==> v21 <==
## datapath
module datapath (clk, writenum, readnum, write, datapath_in, vsel, loada, loadb, loadc, shift, asel, bsel, ALUop, loads, Z_out, datapath_out);
input write, clk, loada, loadb, loadc, asel, bsel, loads, vsel;
input [1:0] ALUop, shift;
input [2:0] writenum, readnum;
input [15:0] datapath_in;
output Z_out;
output [15:0] datapath_out;
wire [15:0] data_in;
reg[15:0] aloaded, in;
wire [15:0] Bin, Ain;
reg Z_out;
reg [15:0] datapath_out;
wire [15:0] data_out, sout, out;
wire Z;
assign data_in = vsel ? datapath_in : datapath_out;  
regfile REGFILE(data_in, writenum, write, readnum, clk, data_out);  
always_ff @(posedge clk)  
begin
if (loada == 1) 
begin
 aloaded <= data_out ;
end
end 
always_ff @(posedge clk)  
begin
if (loadb == 1) 
begin
 in <= data_out ;
end
end 
shifter SHIFTER(in,shift,sout);
assign Bin = bsel ? ({11'b0, datapath_in[4:0]}) : sout ;  
assign Ain = asel ? (16'b0000000000000000) : aloaded ;
ALU alu(Ain,Bin,ALUop,out,Z);  
always_ff @(posedge clk)  
begin
if (loads == 1) 
begin
 Z_out <= Z ;
end
end 
always_ff @(posedge clk)  
begin
if (loadc == 1) 
begin
 datapath_out <= out ;
end
end 
endmodule 
Settings: LEC_CHECK=0, ABC_AREA=0, CAP_MARGIN=20, CORE_MARGIN=2, CORE_UTILIZATION=72, CTS_CLUSTER_DIAMETER=204, CTS_CLUSTER_SIZE=47, SETUP_SLACK_MARGIN=0.88, SLEW_MARGIN=20, TNS_END_PERCENT=5; clock period 3.05 ns.
run.sh (not shown) runs the stock make flow with config.mk's settings and CLKGATE_MAP_FILE=.
==> inputs of v14, as changes to v21 <==
- ABC_AREA: 0 -> default
- CORE_UTILIZATION: 72 -> 65
- CTS_CLUSTER_DIAMETER: 204 -> 374
- CTS_CLUSTER_SIZE: 47 -> 17
- SETUP_SLACK_MARGIN: 0.88 -> -0.29
- TNS_END_PERCENT: 5 -> default
==> flow/constraint.sdc (replaced) <==
create_clock -name core_clock -period 2.97 [get_ports {clk}]
set_input_delay 0.5940 -clock core_clock [delete_from_list [all_inputs] [get_ports {clk}]]
set_output_delay 0.5940 -clock core_clock [all_outputs]
set_load 0.01 [all_outputs]
==> inputs of v31, as changes to v21 <==
- ABC_AREA: 0 -> 1
- CAP_MARGIN: 20 -> 40
- CORE_UTILIZATION: 72 -> 40
- CTS_CLUSTER_DIAMETER: 204 -> 333
- CTS_CLUSTER_SIZE: 47 -> 100
- SETUP_SLACK_MARGIN: 0.88 -> default
- TNS_END_PERCENT: 5 -> 25
==> flow/constraint.sdc (replaced) <==
create_clock -name core_clock -period 5.5 [get_ports {clk}]
set_input_delay 1.1000 -clock core_clock [delete_from_list [all_inputs] [get_ports {clk}]]
set_output_delay 1.1000 -clock core_clock [all_outputs]
set_load 0.01 [all_outputs]
==> impl_metrics.py <==
# Auto-generated metrics
metrics = {
    "outcome": {
        "so_faults": "setup timing",
        "status": "complete, but fails checks",
    },
    "yosys": {
        "top_logic_kind": "multiplexers",
        "synth_nets": 730,
    },
    "final_timing": {
        "finalWorstSetupSlack_ns": -2.20,
        "setup_viol_count_final": 14,
    },
    "placement": {
        "dpl.hpwl_mm": 17.4,
    },
}
Source of the figures above: v14

==> impl_metrics.py <==
# Flow results
metrics = {
    "outcome": {
        "status": "stopped before the end",
        "first-error": "[ERROR GRT-0232] Routing congestion too high. Check the congestion heatmap in the GUI.",
        "lastStage": "global routing",
    },
    "yosys": {
        "synth_nets": 730,
        "ys_ff": 177,
        "mux_area_frac": 0.153,
        "top_logic_kind": "multiplexers",
        "synthXorXnorAreaFrac": 0.00858,
        "ys_chip_area_um2": 9190,
    },
    "placement": {
        "dpl.hpwl_mm": 19.5,
    },
    "clock_tree": {
        "h-tree-depth": 4,
    },
    "floorplan": {
        "num_rows": 41,
        "fp_util": 0.734,
    },
}
Source of the figures above: v21

==> impl_metrics.py <==
# Auto-generated metrics
metrics = {
    "outcome": {
        "status": "no timing/DRC/antenna violations",
    },
    "final_timing": {
        "setup_viol_count_final": 0,
        "finalWorstSetupSlack_ns": 1.06,
    },
    "yosys": {
        "top_logic_kind": "simple AND/OR/NAND/NOR gates",
        "synth_nets": 1032,
    },
    "placement": {
        "dpl.hpwl_mm": 17.1,
    },
    "flow_run": {
        "max-cap-violations": 0,
    },
}
Source of the figures above: v31



==> trial 33: inputs <==
==> flow/design.v <==
module ALU(Ain,Bin,ALUop,out,Z);
input [15:0] Ain, Bin;
input [1:0] ALUop;
output [15:0] out;
output Z;
assign out = (ALUop == 2'b00) ? (Ain + Bin) : (ALUop == 2'b01) ? (Ain - Bin) : (ALUop == 2'b10) ? (Ain & Bin) : (~Bin) ;
assign Z =  (out == 16'b0000000000000000) ?  1'b1 : 1'b0;
endmodule
module regfile(data_in,writenum,write,readnum,clk,data_out);
input [15:0] data_in;
input [2:0] writenum, readnum;
input write, clk;
output [15:0] data_out;
reg [15:0] R[7:0];  
reg [15:0] data_out;
always_ff @ (posedge clk)
begin 
if (write)  
    R[writenum] <= data_in;   
end  
assign data_out = R[readnum];  
endmodule
module shifter(in,shift,sout);
input [15:0] in;
input [1:0] shift;
output [15:0] sout;
reg [15:0] sout;
always_comb 
begin 
    if (shift == 2'b00)
        sout = in;
    else if (shift == 2'b01)
        sout = in << 1;
    else if (shift == 2'b10)
        sout = in >> 1;
    else if (shift == 2'b11)
    begin
      sout = in >> 1;
      sout[15] = in[15];
    end 
    else 
    sout = 16'bxxxxxxxxxxxxxxxx;
end 
endmodule
module datapath (clk, writenum, readnum, write, datapath_in, vsel, loada, loadb, loadc, shift, asel, bsel, ALUop, loads, Z_out, datapath_out);
input write, clk, loada, loadb, loadc, asel, bsel, loads, vsel;
input [1:0] ALUop, shift;
input [2:0] writenum, readnum;
input [15:0] datapath_in;
output Z_out;
output [15:0] datapath_out;
wire [15:0] data_in;
reg[15:0] aloaded, in;
wire [15:0] Bin, Ain;
reg Z_out;
reg [15:0] datapath_out;
wire [15:0] data_out, sout, out;
wire Z;
assign data_in = vsel ? datapath_in : datapath_out;  
regfile REGFILE(data_in, writenum, write, readnum, clk, data_out);  
always_ff @(posedge clk)  
begin
if (loada == 1) 
begin
 aloaded <= data_out ;
end
end 
always_ff @(posedge clk)  
begin
if (loadb == 1) 
begin
 in <= data_out ;
end
end 
shifter SHIFTER(in,shift,sout);
assign Bin = bsel ? ({11'b0, datapath_in[4:0]}) : sout ;  
assign Ain = asel ? (16'b0000000000000000) : aloaded ;
ALU alu(Ain,Bin,ALUop,out,Z);  
always_ff @(posedge clk)  
begin
if (loads == 1) 
begin
 Z_out <= Z ;
end
end 
always_ff @(posedge clk)  
begin
if (loadc == 1) 
begin
 datapath_out <= out ;
end
end 
endmodule 
==> flow/run.sh <==
#!/bin/bash
# the make line also repeats each setting of config.mk as NAME=value (left out here)
make -C /OpenROAD-flow-scripts/flow DESIGN_CONFIG=/design/flow/config.mk WORK_HOME=/design/flow/orfs CLKGATE_MAP_FILE= finish
==> flow/config.mk <==
export PLATFORM = sky130hd
export DESIGN_NAME = datapath
export DESIGN_NICKNAME = datapath
export VERILOG_FILES = /design/flow/design.v
export SDC_FILE = /design/flow/constraint.sdc
export NUM_CORES = 4
export LEC_CHECK = 0
export CAP_MARGIN = 40
export CORE_MARGIN = 2
export CORE_UTILIZATION = 40
export CTS_CLUSTER_DIAMETER = 348
export CTS_CLUSTER_SIZE = 100
export SLEW_MARGIN = 20
export TNS_END_PERCENT = 25
==> flow/constraint.sdc <==
create_clock -name core_clock -period 5.5 [get_ports {clk}]
set_input_delay 1.1000 -clock core_clock [delete_from_list [all_inputs] [get_ports {clk}]]
set_output_delay 1.1000 -clock core_clock [all_outputs]
set_load 0.01 [all_outputs]
==> trial 16 (differences from trial 33) <==
ABC_AREA = 1   (was not set)
CAP_MARGIN = 20   (was 40)
CORE_UTILIZATION = 65   (was 40)
CTS_CLUSTER_DIAMETER = not set   (was 348)
CTS_CLUSTER_SIZE = 85   (was 100)
SETUP_SLACK_MARGIN = -0.09   (was not set)
TNS_END_PERCENT = not set   (was 25)
==> flow/constraint.sdc (replaced) <==
create_clock -name core_clock -period 2.94 [get_ports {clk}]
set_input_delay 0.5880 -clock core_clock [delete_from_list [all_inputs] [get_ports {clk}]]
set_output_delay 0.5880 -clock core_clock [all_outputs]
set_load 0.01 [all_outputs]
==> build 1 (differences from trial 33) <==
ABC_AREA = 0   (was not set)
CAP_MARGIN = 20   (was 40)
CORE_UTILIZATION = 72   (was 40)
CTS_CLUSTER_DIAMETER = 204   (was 348)
CTS_CLUSTER_SIZE = 47   (was 100)
SETUP_SLACK_MARGIN = 0.9   (was not set)
TNS_END_PERCENT = not set   (was 25)
==> flow/constraint.sdc (replaced) <==
create_clock -name core_clock -period 3.05 [get_ports {clk}]
set_input_delay 0.6100 -clock core_clock [delete_from_list [all_inputs] [get_ports {clk}]]
set_output_delay 0.6100 -clock core_clock [all_outputs]
set_load 0.01 [all_outputs]
==> flow_metrics.tcl <==
# implementation run metrics
set metrics [dict create \
    status "stopped before the end" \
    lastStage "clock tree synthesis (4_1_cts)" \
    error "[ERROR DPL-0033] detailed placement checks failed during check placement." \
    core_region_area_mm2 0.0125 \
    place_area_mm2 0.0112 \
    syn_area_mm2 0.00919 \
    die_area_mm2 0.0137 \
]
That was build 1.
==> flow_metrics.tcl <==
# collected from the flow reports
set metrics [dict create \
    status "complete, no violations" \
    core_region_area_mm2 0.0226 \
    syn_area_mm2 0.00919 \
    die_area_mm2 0.0242 \
    place_area_mm2 0.0106 \
]
That was trial 33.
==> flow_metrics.tcl <==
# collected from the flow reports
set metrics [dict create \
    setup_viol 7 \
    syn_area_mm2 0.00936 \
    violatedChecks "negative setup slack" \
    setup_slack_ns -0.472 \
    status "finished with violations" \
    die_area_mm2 0.0154 \
    core_region_area_mm2 0.0140 \
]
That was trial 16.


==> 01-24: inputs <==
// datapath: RTL as listed in full above, without the edits since
make LEC_CHECK=0 ABC_AREA=1 CAP_MARGIN=20 CORE_MARGIN=2 CORE_UTILIZATION=68 CTS_CLUSTER_DIAMETER=367 SLEW_MARGIN=20 finish   # period 3.56 ns
==> 01-01: changes against 01-24 <==
--- a/flow/config.mk
+++ b/flow/config.mk
@@ -7,7 +7,5 @@
 export LEC_CHECK = 0
-export ABC_AREA = 1
 export CAP_MARGIN = 20
 export CORE_MARGIN = 2
-export CORE_UTILIZATION = 68
-export CTS_CLUSTER_DIAMETER = 367
+export CORE_UTILIZATION = 57
 export SLEW_MARGIN = 20
==> results.tsv <==
metric	value	unit
setup_violations	7	
setup_ws	-1.00	ns
failed_checks	negative setup slack	
pg_comb	1.27	mW
status	complete, but fails checks	
logic_gate_count	425	
pg_clk	2.02	mW
That was 01-01.
==> results.tsv <==
metric	value	unit
pg_clk	2.07	mW
status	complete, no violations	
drt_iter0_drc	1899	
first_pass_iters	7	
logic_gate_count	654	
setup_ws	0.119	ns
cpMostUsedCell	nand2_1	
setup_violations	0	
That was 01-24.


==> run G: inputs <==
RTL: the design.v shown in full above, as it stands there.
clock: 2.97 ns
lec_check: 0
cap_margin: 20
core_margin: 2
core_utilization: 70
cts_cluster_size: 37
max_routing_layer: met4
slew_margin: 20
==> run C: changes against run G <==
ABC_AREA = 1   (was unset)
CORE_UTILIZATION = 65   (was 70)
CTS_CLUSTER_SIZE = 85   (was 37)
MAX_ROUTING_LAYER = unset   (was met4)
SETUP_SLACK_MARGIN = 0.86   (was unset)
==> flow/constraint.sdc (replaced) <==
create_clock -name core_clock -period 2.94 [get_ports {clk}]
set_input_delay 0.5880 -clock core_clock [delete_from_list [all_inputs] [get_ports {clk}]]
set_output_delay 0.5880 -clock core_clock [all_outputs]
set_load 0.01 [all_outputs]
==> comparison <==
Of run C and run G, run C has the higher synthesized cell count (gap about 45%, measured against run G).
Run G died in 4_1_cts with DPL-0033. Run C died in 5_1_grt (GRT-0232).
Of run G and run C, run C has the higher area after synthesis (gap about 1.8%, measured against run C).
In run C the die size is higher than in run G, by 9.3%.


==> try-lagoon: inputs <==
RTL: the design.v shown in full above, as it stands there.
clock: 3.05 ns
lec_check: 0
abc_area: 1
cap_margin: 20
core_margin: 2
core_utilization: 72
cts_cluster_diameter: 204
cts_cluster_size: 47
slew_margin: 20
==> try-yarrow: changes against try-lagoon <==
- ABC_AREA: 1 -> unset
- CORE_UTILIZATION: 72 -> 65
- CTS_CLUSTER_DIAMETER: 204 -> unset
- CTS_CLUSTER_SIZE: 47 -> unset
- SETUP_SLACK_MARGIN: unset -> -0.29
==> flow/constraint.sdc (replaced) <==
create_clock -name core_clock -period 4.37 [get_ports {clk}]
set_input_delay 0.8740 -clock core_clock [delete_from_list [all_inputs] [get_ports {clk}]]
set_output_delay 0.8740 -clock core_clock [all_outputs]
set_load 0.01 [all_outputs]
==> try-xenon: changes against try-lagoon <==
- ABC_AREA: 1 -> unset
- CORE_UTILIZATION: 72 -> 65
- CTS_CLUSTER_DIAMETER: 204 -> unset
- CTS_CLUSTER_SIZE: 47 -> unset
- MAX_ROUTING_LAYER: unset -> met4
- TNS_END_PERCENT: unset -> 5
==> flow/constraint.sdc (replaced) <==
create_clock -name core_clock -period 2.97 [get_ports {clk}]
set_input_delay 0.5940 -clock core_clock [delete_from_list [all_inputs] [get_ports {clk}]]
set_output_delay 0.5940 -clock core_clock [all_outputs]
set_load 0.01 [all_outputs]
==> try-cedar: changes against try-lagoon <==
- ABC_AREA: 1 -> unset
- CTS_CLUSTER_DIAMETER: 204 -> unset
- CTS_CLUSTER_SIZE: 47 -> unset
- PLACE_DENSITY_LB_ADDON: unset -> 0.25
- SETUP_SLACK_MARGIN: unset -> 0.58
==> flow/constraint.sdc (replaced) <==
create_clock -name core_clock -period 5.13 [get_ports {clk}]
set_input_delay 1.0260 -clock core_clock [delete_from_list [all_inputs] [get_ports {clk}]]
set_output_delay 1.0260 -clock core_clock [all_outputs]
set_load 0.01 [all_outputs]
==> impl_metrics.toml <==
# implementation run metrics
[clock_tree]
post_cts_resize_count = 64
cts_sinks = 177
cts_hold_buf = 0
clock-root-buffer = "clkbuf_16"
cts_max_level = 4

[synth]
xor_share_pct = 0.374
synth.net_count = 1032
synth.mux.area_fraction_pct = 1.92
postSynthAreaPerCell_um2 = 9.69
topCellsByArea = "edfxtp_1, nor2_1, nand2_1"
post_syn_area_um2 = 9360
ys_area_um2 = 9360

[placement]
globalplace.congestion = 1.09
place_inst = 1287

[floorplan]
floorplanUtilization_pct = 73.9
floorplan.core_area_um2 = 12700
die-height_um = 118

[run_status]
toolErrorMsg = "[ERROR DPL-0038] Utilization greater than 100%, impossible to legalize"
outcome = "stopped before the end"
lastStage = "5_1_grt"
That was try-lagoon.
==> impl_metrics.toml <==
# yosys + openroad results
[clock_tree]
cts_hold_buf = 0
post_cts_resize_count = 34
cts_sinks = 177
cts_max_level = 4

[synth]
ys_area_um2 = 9190
postSynthAreaPerCell_um2 = 13.8
xor_share_pct = 0.858
synth.mux.area_fraction_pct = 15.3

[sta]
finalWorstSetupSlack_ns = -0.632
finalSetupViolations = 4

[run_status]
violatedChecks = "setup timing"
outcome = "finished with violations"

[floorplan]
floorplan.core_area_um2 = 13800
floorplanUtilization_pct = 66.5
That was try-yarrow.
==> impl_metrics.toml <==
# implementation run metrics
[run_status]
outcome = "stopped before the end"
lastStage = "3_5_place_dp"
toolErrorMsg = "[ERROR DPL-0033] detailed placement checks failed during check placement."

[synth]
yosysWarnings = 4
postSynthAreaPerCell_um2 = 13.8
synth_top_area_share_pct = 57.8
synth.net_count = 730
synth.mux.area_fraction_pct = 15.3
topCellsByArea = "edfxtp_1, mux4_2, mux2_2"
topCombFamilyByArea = "multiplexers"
ys_area_um2 = 9190
xor_share_pct = 0.858
post_syn_area_um2 = 9190
synth_dominant_cell_count = "edfxtp_1"

[placement]
globalplace.congestion = 0.985
io_buffers = 51

[floorplan]
die-height_um = 117
floorplanUtilization_pct = 73.4
floorplan.core_area_um2 = 12500
That was try-cedar.
==> impl_metrics.toml <==
# yosys + openroad results
[synth]
ys_area_um2 = 9190
synth.mux.area_fraction_pct = 15.3
topCellsByArea = "edfxtp_1, mux4_2, mux2_2"
xor_share_pct = 0.858
postSynthAreaPerCell_um2 = 13.8

[floorplan]
die-height_um = 123
floorplanUtilization_pct = 66.5

[clock_tree]
post_cts_resize_count = 39
clock-root-buffer = "clkbuf_16"
cts_max_level = 4
cts_sinks = 177
cts_hold_buf = 0

[sta]
finalSetupViolations = 16
finalWorstSetupSlack_ns = -2.40

[run_status]
violatedChecks = "setup timing"
outcome = "finished with violations"
That was try-xenon.
